==> 10-20 <==
==> flow/design.v <==
module fp10 #(
    parameter HALF = 100          
)(
    input  wire clk_in,
    input  wire reset,
    output wire tick
);
    reg [22:0] counter;
    reg clk_out;
    always @(posedge clk_in or posedge reset) begin
        if (reset) begin
            counter <= 0;
            clk_out <= 0;
        end
        else if (counter == HALF - 1) begin
            counter <= 0;
            clk_out <= ~clk_out;
        end
        else begin
            counter <= counter + 1;
        end
    end
    assign tick = (counter == HALF - 1) && ~clk_out;
endmodule
module miao10(clk, reset, tick, cout, qout);
input clk, reset, tick;
output cout;
output reg [7:0] qout;
always@(posedge clk or posedge reset) begin
   if (reset)
      qout <= 0;
   else if (tick) begin
      if(qout == 4)
         qout <= 0;
      else
         qout <= qout + 1;
   end
end
assign cout = (qout == 4) ? 1 : 0;
endmodule
module miao(qout,reset,clk,tick,cin,secin1,cout);
input clk,reset,tick,cin;
input [7:0] secin1;
output reg[7:0] qout;
output cout;
always@(posedge clk or posedge reset)
begin
	if(reset) qout<=0;
	else if(tick && cin)
	begin
   if(qout==59) begin qout<=0;end
	        else qout<=qout+1;end
end
assign cout=((qout==59)&&(secin1==4))?1:0;
endmodule
module fen(qout,am,am_fall,reset,clk,tick,cin,cout,nout,secin,secin1,naozhong);
input clk,reset,tick,am,am_fall,cin,naozhong;
input [7:0] secin;
input [7:0] secin1;
output reg[7:0] qout;
output reg[7:0] nout;
output   cout;
always@(posedge clk or posedge reset)
begin
	if(reset) qout<=0;
	else if(tick&&(~naozhong)&&(~am||cin))
	begin
   if(qout==59) begin qout<=0;end
	        else qout<=qout+1;end
end
always@(posedge clk or posedge reset)
begin
	if(reset) nout<=0;
	else if(am_fall&&naozhong)
	begin
	if(nout==59) begin nout<=0;end
		     else nout<=nout+1;end
end
assign cout=((qout==59)&&(secin==59)&&(secin1==4))?1:0;
endmodule
module shi(qout,ah,ah_fall,reset,clk,tick,cin,naozhong,nout);
input clk,reset,tick,ah,ah_fall,cin,naozhong;
output reg[7:0] qout;
output reg[7:0] nout;
always@(posedge clk or posedge reset)
begin
	if(reset) qout<=0;
	else if(tick&&(~naozhong)&&(~ah||cin))
	begin
   if(qout==23) qout<=0;
	        else qout<=qout+1;end
end
always@(posedge clk or posedge reset)
begin
	if(reset) nout<=0;
	else if(ah_fall&&naozhong)
	begin
	if(nout==23) begin nout<=0;end
		     else nout<=nout+1;end
end
endmodule
module alarm(en,clk,tick,reset,cin,set,shi,daodian,min,miao);
input [7:0] shi;
input [7:0] min;
input [7:0] miao;
input reset,cin,clk,tick,en;
output reg[7:0] set;
output daodian;
always@(posedge clk or posedge reset)
begin
	if(reset) set<=0;
	else if(tick)
	begin
		if(set==23)
		set<=0;
		else if(~cin)
		set<=set+1;
	end
end
assign daodian=(en&&(min==8'b0)&&(miao < 10))?1:0;
endmodule
module naozhong(
    input wire [7:0] shi_nao,
    input wire [7:0] shi_date,
    input wire [7:0] fen_nao,
    input wire [7:0] fen_date,
    input wire switch, clk, reset, tick,
    input wire switch_rise,
    output reg audio
);
    reg en_reg;
    reg alarm_enabled;
    always @(posedge clk or posedge reset)
    begin
        if (reset)
            en_reg <= 0;
        else if (tick)
        begin
            if (switch)
            begin
                en_reg <= 1;
            end
            else
                en_reg <= 0;
        end
    end
    always @(posedge clk or posedge reset)
    begin
        if (reset)
            alarm_enabled <= 1;
        else if (switch_rise)
            alarm_enabled <= !alarm_enabled;
    end
    always @(posedge clk or posedge reset)
    begin
        if (reset)
            audio <= 0;
        else if (tick)
        begin
            if (alarm_enabled && en_reg && (shi_nao == shi_date)&&(fen_nao == fen_date))
                audio <= 1;
            else
                audio <= 0;
        end
    end
endmodule
module audio(
    input wire clk,            
    input wire reset,          
    input wire en,             
    output wire pwm_out        
);
    parameter C4 = 261;
    parameter D4 = 293;
    parameter E4 = 329;
    parameter F4 = 349;
    parameter G4 = 392;
    parameter A4 = 440;
    parameter B4 = 493;
    parameter E_DI = 82;
    parameter FS = 93;
    parameter CLK_FREQ = 50000;
    parameter LONG  = 2000;
    parameter SHORT = 1000;
    reg [31:0] counter;
    reg [31:0] pwm_duty_cycle;   
    reg [31:0] note_freq;
    reg [31:0] note_duration_counter;
    reg [3:0] note_index;   
    function [31:0] note_table;
        input [3:0] idx;
        case (idx)
            4'd0:  note_table = D4;
            4'd1:  note_table = G4;
            4'd2:  note_table = B4;
            4'd3:  note_table = G4;
            4'd4:  note_table = A4;
            4'd5:  note_table = D4;
            4'd6:  note_table = E4;
            4'd7:  note_table = B4;
            4'd8:  note_table = G4;
            4'd9:  note_table = E_DI;
            4'd10: note_table = D4;
            4'd11: note_table = B4;
            4'd12: note_table = G4;
            4'd13: note_table = E_DI;
            4'd14: note_table = B4;
            4'd15: note_table = FS;
            default: note_table = B4;
        endcase
    endfunction
    function [31:0] duration_table;
        input [3:0] idx;
        case (idx)
            4'd5, 4'd6: duration_table = SHORT;
            default:    duration_table = LONG;
        endcase
    endfunction
    always @(posedge clk or posedge reset) begin
        if (reset) begin
            counter <= 0;
            pwm_duty_cycle <= 0;
        end else if (en) begin
            if (counter >= CLK_FREQ / note_freq) begin
                counter <= 0;
                pwm_duty_cycle <= ~pwm_duty_cycle;
            end else begin
                counter <= counter + 1;
            end
        end
    end
    always @(posedge clk or posedge reset) begin
        if (reset) begin
            note_index <= 0;
            note_freq <= note_table(4'd0);
            note_duration_counter <= 0;
        end else if (en) begin
            if (note_duration_counter >= duration_table(note_index)) begin
                note_duration_counter <= 0;
                note_index <= (note_index + 1) % 8;   
                note_freq <= note_table(note_index);
            end else begin
                note_duration_counter <= note_duration_counter + 1;
            end
        end
    end
    assign pwm_out = pwm_duty_cycle;
endmodule
module bcd(
	input	[7:0]	bin_in,
	output	[9:0]	bcd_out
    );
reg [3:0] ones;
reg [3:0] tens;
reg [1:0] hundreds;
integer i;
always @(*) begin
	ones 		= 4'd0;
	tens 		= 4'd0;
	hundreds 	= 2'd0;
	for(i = 7; i >= 0; i = i - 1) begin
		if (ones >= 4'd5) 		ones = ones + 4'd3;
		if (tens >= 4'd5) 		tens = tens + 4'd3;
		if (hundreds >= 4'd5)	hundreds = hundreds + 4'd3;
		hundreds = {hundreds[0],tens[3]};
		tens	 = {tens[2:0],ones[3]};
		ones	 = {ones[2:0],bin_in[i]};
	end
end	
assign bcd_out = {hundreds, tens, ones};
endmodule
module display(qin,sig);
input[3:0] qin;
output reg [0:6]sig;
always@(qin)
begin case(qin)
4'd0:sig=7'b0000001;
4'd1:sig=7'b1001111;
4'd2:sig=7'b0010010;
4'd3:sig=7'b0000110;
4'd4:sig=7'b1001100;
4'd5:sig=7'b0100100;
4'd6:sig=7'b0100000;
4'd7:sig=7'b0001111;
4'd8:sig=7'b0000000;
4'd9:sig=7'b0000100;
default:sig=7'b0000001;
endcase
end 
endmodule 
module mux2to1 (
   input wire [7:0] a,    
	input wire [7:0] b, 	 
   input wire sel,  
   output wire [7:0] y   
);
    assign y = (sel) ? a : b;
endmodule
module shuzizhong(
    input wire clk1,         
    input wire reset,        
    input wire ah1,          
    input wire am1,          
    input wire alarm1,       
    input wire en,           
    input wire naozhong,     
    output wire [0:6] shi,       
    output wire [0:6] ge,        
    output wire [0:6] min_shi,   
    output wire [0:6] min_ge,    
    output wire [0:6] sec_shi,   
    output wire [0:6] sec_ge,    
    output wire daodian,     
    output wire audio        
);
    wire tick;               
    wire [7:0] bb, miao1, fen1, shi1, nao_fen, nao_shi, set1;
    wire cout10, cout_miao, cout_fen, ring;
    wire [7:0] y_shi, y_fen, y_miao;
    wire [9:0] out, fen, miao;
    fp10 a(.clk_in(clk1), .reset(reset), .tick(tick));
    reg ah_s, ah, am_s, am, alarm_s, alarm;
    always @(posedge clk1 or posedge reset) begin
        if (reset) begin
            ah_s <= 1; ah <= 1;
            am_s <= 1; am <= 1;
            alarm_s <= 0; alarm <= 0;
        end else if (tick) begin
            ah_s <= ah1; ah <= ah_s;
            am_s <= am1; am <= am_s;
            alarm_s <= alarm1; alarm <= alarm_s;
        end
    end
    wire ah_fall = tick && ah && ~ah_s;
    wire am_fall = tick && am && ~am_s;
    wire alarm_rise = tick && ~alarm && alarm_s;
    miao10 inst16(.clk(clk1), .reset(reset), .tick(tick), .cout(cout10), .qout(bb));
    miao inst20(.qout(miao1), .reset(reset), .clk(clk1), .tick(tick), .cin(cout10),
                .secin1(bb), .cout(cout_miao));
    fen inst24(.qout(fen1), .am(am), .am_fall(am_fall), .reset(reset), .clk(clk1), .tick(tick),
               .cin(cout_miao), .cout(cout_fen), .nout(nao_fen), .secin(miao1), .secin1(bb),
               .naozhong(naozhong));
    shi inst19(.qout(shi1), .ah(ah), .ah_fall(ah_fall), .reset(reset), .clk(clk1), .tick(tick),
               .cin(cout_fen), .naozhong(naozhong), .nout(nao_shi));
    alarm inst3(.en(en), .clk(clk1), .tick(tick), .reset(reset), .cin(alarm), .set(set1),
                .shi(shi1), .daodian(daodian), .min(fen1), .miao(miao1));
    naozhong inst6(.shi_nao(nao_shi), .shi_date(shi1), .fen_nao(nao_fen), .fen_date(fen1),
                   .switch(alarm), .clk(clk1), .reset(reset), .tick(tick),
                   .switch_rise(alarm_rise), .audio(ring));
    audio inst5(.clk(clk1), .reset(reset), .en(ring), .pwm_out(audio));
    mux2to1 nn(.a(nao_shi), .b(shi1), .sel(naozhong), .y(y_shi));
    mux2to1 mm(.a(nao_fen), .b(fen1), .sel(naozhong), .y(y_fen));
    mux2to1 jj(.a(8'd0), .b(miao1), .sel(naozhong), .y(y_miao));
    bcd inst4(.bin_in(y_shi), .bcd_out(out));
    bcd inst(.bin_in(y_fen), .bcd_out(fen));
    bcd inst9(.bin_in(y_miao), .bcd_out(miao));
    display inst1(.qin(out[7:4]), .sig(shi));
    display inst2(.qin(out[3:0]), .sig(ge));
    display inst10(.qin(fen[7:4]), .sig(min_shi));
    display inst11(.qin(fen[3:0]), .sig(min_ge));
    display inst12(.qin(miao[7:4]), .sig(sec_shi));
    display inst13(.qin(miao[3:0]), .sig(sec_ge));
endmodule
==> flow/run.sh <==
#!/bin/bash
# the make line also repeats each setting of config.mk as NAME=value (left out here)
make -C /OpenROAD-flow-scripts/flow DESIGN_CONFIG=/design/flow/config.mk WORK_HOME=/design/flow/orfs CLKGATE_MAP_FILE= finish
==> flow/config.mk <==
export PLATFORM = sky130hd
export DESIGN_NAME = shuzizhong
export DESIGN_NICKNAME = shuzizhong
export VERILOG_FILES = /design/flow/design.v
export SDC_FILE = /design/flow/constraint.sdc
export NUM_CORES = 4
export LEC_CHECK = 0
export ABC_AREA = 1
export CAP_MARGIN = 20
export CORE_ASPECT_RATIO = 0.69
export CORE_MARGIN = 2
export CORE_UTILIZATION = 72
export CTS_CLUSTER_DIAMETER = 387
export CTS_CLUSTER_SIZE = 95
export PLACE_DENSITY = 0.4
export SLEW_MARGIN = 20
export TNS_END_PERCENT = 10
==> flow/constraint.sdc <==
create_clock -name core_clock -period 11.2 [get_ports {clk1}]
set_input_delay 2.2400 -clock core_clock [delete_from_list [all_inputs] [get_ports {clk1}]]
set_output_delay 2.2400 -clock core_clock [all_outputs]
set_load 0.01 [all_outputs]
==> 11-08 (differences from 10-20) <==
Settings changed: ABC_AREA 1 to default, CORE_ASPECT_RATIO 0.69 to default, CORE_UTILIZATION 72 to 40, CTS_CLUSTER_DIAMETER 387 to default, CTS_CLUSTER_SIZE 95 to default, PLACE_DENSITY 0.4 to default, TNS_END_PERCENT 10 to default.
==> flow/constraint.sdc (replaced) <==
create_clock -name core_clock -period 25.0 [get_ports {clk1}]
set_input_delay 5.0000 -clock core_clock [delete_from_list [all_inputs] [get_ports {clk1}]]
set_output_delay 5.0000 -clock core_clock [all_outputs]
set_load 0.01 [all_outputs]
==> 09-13 (differences from 10-20) <==
Settings changed: CORE_ASPECT_RATIO 0.69 to default, CORE_UTILIZATION 72 to 68, CTS_CLUSTER_DIAMETER 387 to 367, CTS_CLUSTER_SIZE 95 to 99, PLACE_DENSITY 0.4 to default, SETUP_SLACK_MARGIN from default to 3.11, TNS_END_PERCENT 10 to default.
==> flow/constraint.sdc (replaced) <==
create_clock -name core_clock -period 10.5 [get_ports {clk1}]
set_input_delay 2.1000 -clock core_clock [delete_from_list [all_inputs] [get_ports {clk1}]]
set_output_delay 2.1000 -clock core_clock [all_outputs]
set_load 0.01 [all_outputs]
==> comparison <==
- 09-13 ended with an error in global routing (5_1_grt). 10-20 ran to the end with violations: negative setup slack. 11-08 completed without violations.
- Sequential cell count is the same in 10-20 and 11-08.
- Between 10-20 and 11-08, the lower maximum frequency is in 11-08 (gap 52%, measured against 11-08).
- Of 11-08 and 10-20, 10-20 has the higher via count (gap about 26%, measured against 10-20).
- Synthesized area is the same in 09-13 and 10-20.
- In hold slack, 10-20 and 11-08 hardly differ.
- Against 10-20, the clock skew of 11-08 is lower by 9.5 ps.
- In 11-08 the core utilization is lower than in 10-20, by 45 points.
- Total power: 11-08 is smaller than 10-20 (about 70%).
- In 11-08 the setup slack is better than in 10-20, by 7300 ps.
==> figures <==
|  | 11-08 | 09-13 | 10-20 |
|---|---|---|---|
| Run status | finished clean | did not finish | failed layout checks |
| Failing step | - | global routing (5_1_grt) | - |
| Layout check failures | - | - | negative setup slack |
| CTS tree | yes | - | yes |
| Power, Total | 0.000519 W | - | 0.00168 W |
| Average cell area after synthesis | 8.08 um2 | 6.67 um2 | 6.67 um2 |
| Yosys chip area | 14900 um2 | 15400 um2 | 15400 um2 |
| Count of inverters other than clock inverters in the layout | 90 | - | 468 |
| Instance count on the critical path | 78 | - | 87 |
| Count of antenna diodes in the layout | 0 | - | 0 |
| Clock slew seen by the registers of the worst setup and hold paths | 70 ps | - | 80 ps |
| CP bufs+invs | 7 | - | 17 |
| Core Density at Floorplan | 40.7% | 68.6% | 73.4% |
| End of the worst hold path | ah$_DFFE_PP1P_ | - | inst16.qout[2]$_DFFE_PP0P_ |
| Crit path time final | 18850 ps | - | 12370 ps |
| Clk tree area frac | 3.40% | - | 3.00% |
| Power attributed to the clock group | 0.000246 W | - | 0.000569 W |
| Die Y | 197 um | 154 um | 125 um |
| Yosys cell count | 1847 | 2306 | 2306 |
| Register Area | 3910 um2 | - | 3920 um2 |
| Area share of fa/ha/maj cells after synthesis | 12.3% | 11.8% | 11.8% |
No activity file was given, so power comes from the tool's default toggle rates.
